==> inputs of fjord <==
==> flow/design.v <==
module processor
(
	output reg w_en,
	output reg done,
	output reg [7:0] addr,
	output reg [31:0] data_out,
	input clk,
	input rst_n,
	input start,
	input [31:0] data_in
);
	parameter RESET = 3'd0;
	parameter READ_DATA = 3'd1;
	parameter READ_INSTRUCTON = 3'd2;
	parameter DELAY = 3'd3;
	parameter EXECUTE = 3'd4;
	parameter ADD = 3'd0;
	parameter SUB = 3'd1;
	parameter MUL = 3'd2;
	parameter TR = 3'd3;
	parameter DET = 3'd4;
	reg [2:0] cs,ns;
	reg [1:0] read_data_counter;
	reg [3:0] a11,a12,a21,a22,b11,b12,b21,b22;
	always@(posedge clk or negedge rst_n)begin
		if(~rst_n) cs <= RESET;
		else cs <= ns;
	end
	always@(*)begin
		case(cs)
			RESET : ns = (start & rst_n) ? READ_DATA : RESET;
			READ_DATA : ns = (read_data_counter == 2) ? READ_INSTRUCTON : READ_DATA;
			READ_INSTRUCTON : ns = DELAY;
			DELAY : ns = EXECUTE;
			EXECUTE : ns = RESET;
			default : ns = RESET;
		endcase
	end
	always@(posedge clk or negedge rst_n)begin
		if(~rst_n)begin
			done <= 0;
			w_en <= 0;
			addr <= 8'd255;
			data_out <= 0;
			read_data_counter <= 0;
			a11 <= 0;
			a12 <= 0;
			a21 <= 0; 
			a22 <= 0;
			b11 <= 0;
			b12 <= 0;
			b21 <= 0;
			b22 <= 0;	
		end
		else begin
			case(ns)
				RESET : begin
					done <= 0;
					w_en <= 0;
					addr <= 8'd255;
					data_out <= 0;
					read_data_counter <= 0;
					a11 <= 0;
					a12 <= 0;
					a21 <= 0; 
					a22 <= 0;
					b11 <= 0;
					b12 <= 0;
					b21 <= 0;
					b22 <= 0;
				end
				READ_DATA : begin
					done <= 0;
					w_en <= 0;
					addr <= 8'd255;
					data_out <= 0;
					read_data_counter <= read_data_counter + 1;
					a11 <= data_in[3:0];
					a12 <= data_in[7:4];
					a21 <= data_in[11:8]; 
					a22 <= data_in[15:12];
					b11 <= data_in[19:16];
					b12 <= data_in[23:20];
					b21 <= data_in[27:24];
					b22 <= data_in[31:28];
				end
				READ_INSTRUCTON : begin
					done <= 0;
					w_en <= 0;
					addr <= 0;
					data_out <= 0;
					read_data_counter <= 0;
					a11 <= a11;
					a12 <= a12;
					a21 <= a21; 
					a22 <= a22;
					b11 <= b11;
					b12 <= b12;
					b21 <= b21;
					b22 <= b22;
				end
				DELAY : begin
					done <= done;
					w_en <= w_en;
					addr <= addr;
					data_out <= 0;
					read_data_counter <= 0;
					a11 <= a11;
					a12 <= a12;
					a21 <= a21; 
					a22 <= a22;
					b11 <= b11;
					b12 <= b12;
					b21 <= b21;
					b22 <= b22;
				end
				EXECUTE : begin
					addr <= data_in[7:0];
					read_data_counter <= read_data_counter;
					a11 <= a11;
					a12 <= a12;
					a21 <= a21; 
					a22 <= a22;
					b11 <= b11;
					b12 <= b12;
					b21 <= b21;
					b22 <= b22;
					case(data_in[31:29])
						ADD : begin
							done <= 1;
							w_en <= 1;
							data_out [7:0] <= $signed(a11) + $signed(b11);
							data_out [15:8] <= $signed(a12) + $signed(b12);
							data_out [23:16] <= $signed(a21) + $signed(b21);
							data_out [31:24] <= $signed(a22) + $signed(b22);
						end
						SUB : begin
							done <= 1;
							w_en <= 1;
							data_out [7:0] <= $signed(a11) - $signed(b11);
							data_out [15:8] <= $signed(a12) - $signed(b12);
							data_out [23:16] <= $signed(a21) - $signed(b21);
							data_out [31:24] <= $signed(a22) - $signed(b22);
						end
						MUL : begin
							done <= 1;
							w_en <= 1;
							data_out [7:0] <= ($signed(a11) * $signed(b11)) + ($signed(a12) * $signed(b21));
							data_out [15:8] <= ($signed(a11) * $signed(b12)) + ($signed(a12) * $signed(b22));
							data_out [23:16] <= ($signed(a21) * $signed(b11)) + ($signed(a22) * $signed(b21));
							data_out [31:24] <= ($signed(a21) * $signed(b12)) + ($signed(a22) * $signed(b22));
						end
						TR : begin
							done <= 1;
							w_en <= 1;
							data_out [7:0] <= {a11[3],a11[3],a11[3],a11[3],a11};
							data_out [15:8] <= {a21[3],a21[3],a21[3],a21[3],a21};
							data_out [23:16] <= {a12[3],a12[3],a12[3],a12[3],a12};
							data_out [31:24] <= {a22[3],a22[3],a22[3],a22[3],a22};
						end
						DET : begin
							done <= 1;
							w_en <= 1;
							data_out <= ($signed(a11) * $signed(a22)) - ($signed(a12) * $signed(a21));
						end
						default : begin
							done <= 0;
							w_en <= 0;
						end
					endcase
				end
			endcase
		end
	end
endmodule
==> flow/run.sh <==
#!/bin/bash
# the make line also repeats each setting of config.mk as NAME=value (left out here)
make -C /OpenROAD-flow-scripts/flow DESIGN_CONFIG=/design/flow/config.mk WORK_HOME=/design/flow/orfs CLKGATE_MAP_FILE= finish
==> flow/config.mk <==
export PLATFORM = sky130hd
export DESIGN_NAME = processor
export DESIGN_NICKNAME = processor
export VERILOG_FILES = /design/flow/design.v
export SDC_FILE = /design/flow/constraint.sdc
export NUM_CORES = 4
export LEC_CHECK = 0
export CAP_MARGIN = 15
export CELL_PAD_IN_SITES_DETAIL_PLACEMENT = 0
export CORE_ASPECT_RATIO = 0.89
export CORE_MARGIN = 4
export CORE_UTILIZATION = 19
export CTS_CLUSTER_DIAMETER = 228
export GPL_TIMING_DRIVEN = 1
export HOLD_SLACK_MARGIN = 0.05
export MAX_ROUTING_LAYER = met4
export PLACE_DENSITY_LB_ADDON = 0.1
export SETUP_SLACK_MARGIN = 0.97
export SLEW_MARGIN = 0
==> flow/constraint.sdc <==
create_clock -name core_clock -period 5.88 [get_ports {clk}]
set_input_delay 1.1760 -clock core_clock [delete_from_list [all_inputs] [get_ports {clk}]]
set_output_delay 1.1760 -clock core_clock [all_outputs]
set_load 0.01 [all_outputs]
==> delta (differences from fjord) <==
CAP_MARGIN = 20   (was 15)
CELL_PAD_IN_SITES_DETAIL_PLACEMENT = default   (was 0)
CORE_ASPECT_RATIO = default   (was 0.89)
CORE_MARGIN = 2   (was 4)
CORE_UTILIZATION = 72   (was 19)
CTS_CLUSTER_DIAMETER = 28   (was 228)
CTS_CLUSTER_SIZE = 14   (was default)
GPL_TIMING_DRIVEN = default   (was 1)
HOLD_SLACK_MARGIN = default   (was 0.05)
PLACE_DENSITY_LB_ADDON = 0.19   (was 0.1)
SETUP_SLACK_MARGIN = 0.45   (was 0.97)
SLEW_MARGIN = 20   (was 0)
==> flow/constraint.sdc (replaced) <==
create_clock -name core_clock -period 4.7 [get_ports {clk}]
set_input_delay 0.9400 -clock core_clock [delete_from_list [all_inputs] [get_ports {clk}]]
set_output_delay 0.9400 -clock core_clock [all_outputs]
set_load 0.01 [all_outputs]
==> yarrow (differences from fjord) <==
CELL_PAD_IN_SITES_DETAIL_PLACEMENT = default   (was 0)
CORE_ASPECT_RATIO = default   (was 0.89)
CORE_UTILIZATION = 40   (was 19)
CTS_CLUSTER_DIAMETER = 347   (was 228)
GPL_TIMING_DRIVEN = 0   (was 1)
HOLD_SLACK_MARGIN = default   (was 0.05)
MAX_ROUTING_LAYER = default   (was met4)
MIN_ROUTING_LAYER = met2   (was default)
PLACE_DENSITY_LB_ADDON = default   (was 0.1)
SETUP_SLACK_MARGIN = 1.73   (was 0.97)
SLEW_MARGIN = 20   (was 0)
==> flow/constraint.sdc (replaced) <==
create_clock -name core_clock -period 7.0 [get_ports {clk}]
set_input_delay 1.4000 -clock core_clock [delete_from_list [all_inputs] [get_ports {clk}]]
set_output_delay 1.4000 -clock core_clock [all_outputs]
set_load 0.01 [all_outputs]
==> zinc (differences from fjord) <==
CAP_MARGIN = 20   (was 15)
CELL_PAD_IN_SITES_DETAIL_PLACEMENT = default   (was 0)
CORE_ASPECT_RATIO = default   (was 0.89)
CORE_MARGIN = 2   (was 4)
CORE_UTILIZATION = 72   (was 19)
CTS_CLUSTER_DIAMETER = 102   (was 228)
GPL_ROUTABILITY_DRIVEN = 0   (was default)
HOLD_SLACK_MARGIN = -0.1   (was 0.05)
PLACE_DENSITY_LB_ADDON = 0.24   (was 0.1)
SETUP_SLACK_MARGIN = default   (was 0.97)
SLEW_MARGIN = 20   (was 0)
==> flow/constraint.sdc (replaced) <==
create_clock -name core_clock -period 4.58 [get_ports {clk}]
set_input_delay 0.9160 -clock core_clock [delete_from_list [all_inputs] [get_ports {clk}]]
set_output_delay 0.9160 -clock core_clock [all_outputs]
set_load 0.01 [all_outputs]
==> results <==
- fjord completed with no timing, DRC or antenna violations. yarrow completed without violations. zinc finished but fails on negative setup slack. delta finished but fails on negative setup slack.
- Combinational power, highest first: delta, zinc, fjord, yarrow.
- The highest via count belongs to yarrow, the lowest to fjord.
- Non-clock buffer count: fjord < yarrow < zinc < delta.
- The lowest worst setup slack belongs to delta, the highest to yarrow.
- Design area: zinc is lower than fjord (2.6%).
- Clock skew: zinc < fjord < delta < yarrow.
- Register-to-register slack: yarrow is higher than delta (2000 ps).
- Sequential cell count is the same in zinc and yarrow.
No activity file was given, so power comes from the tool's default toggle rates.
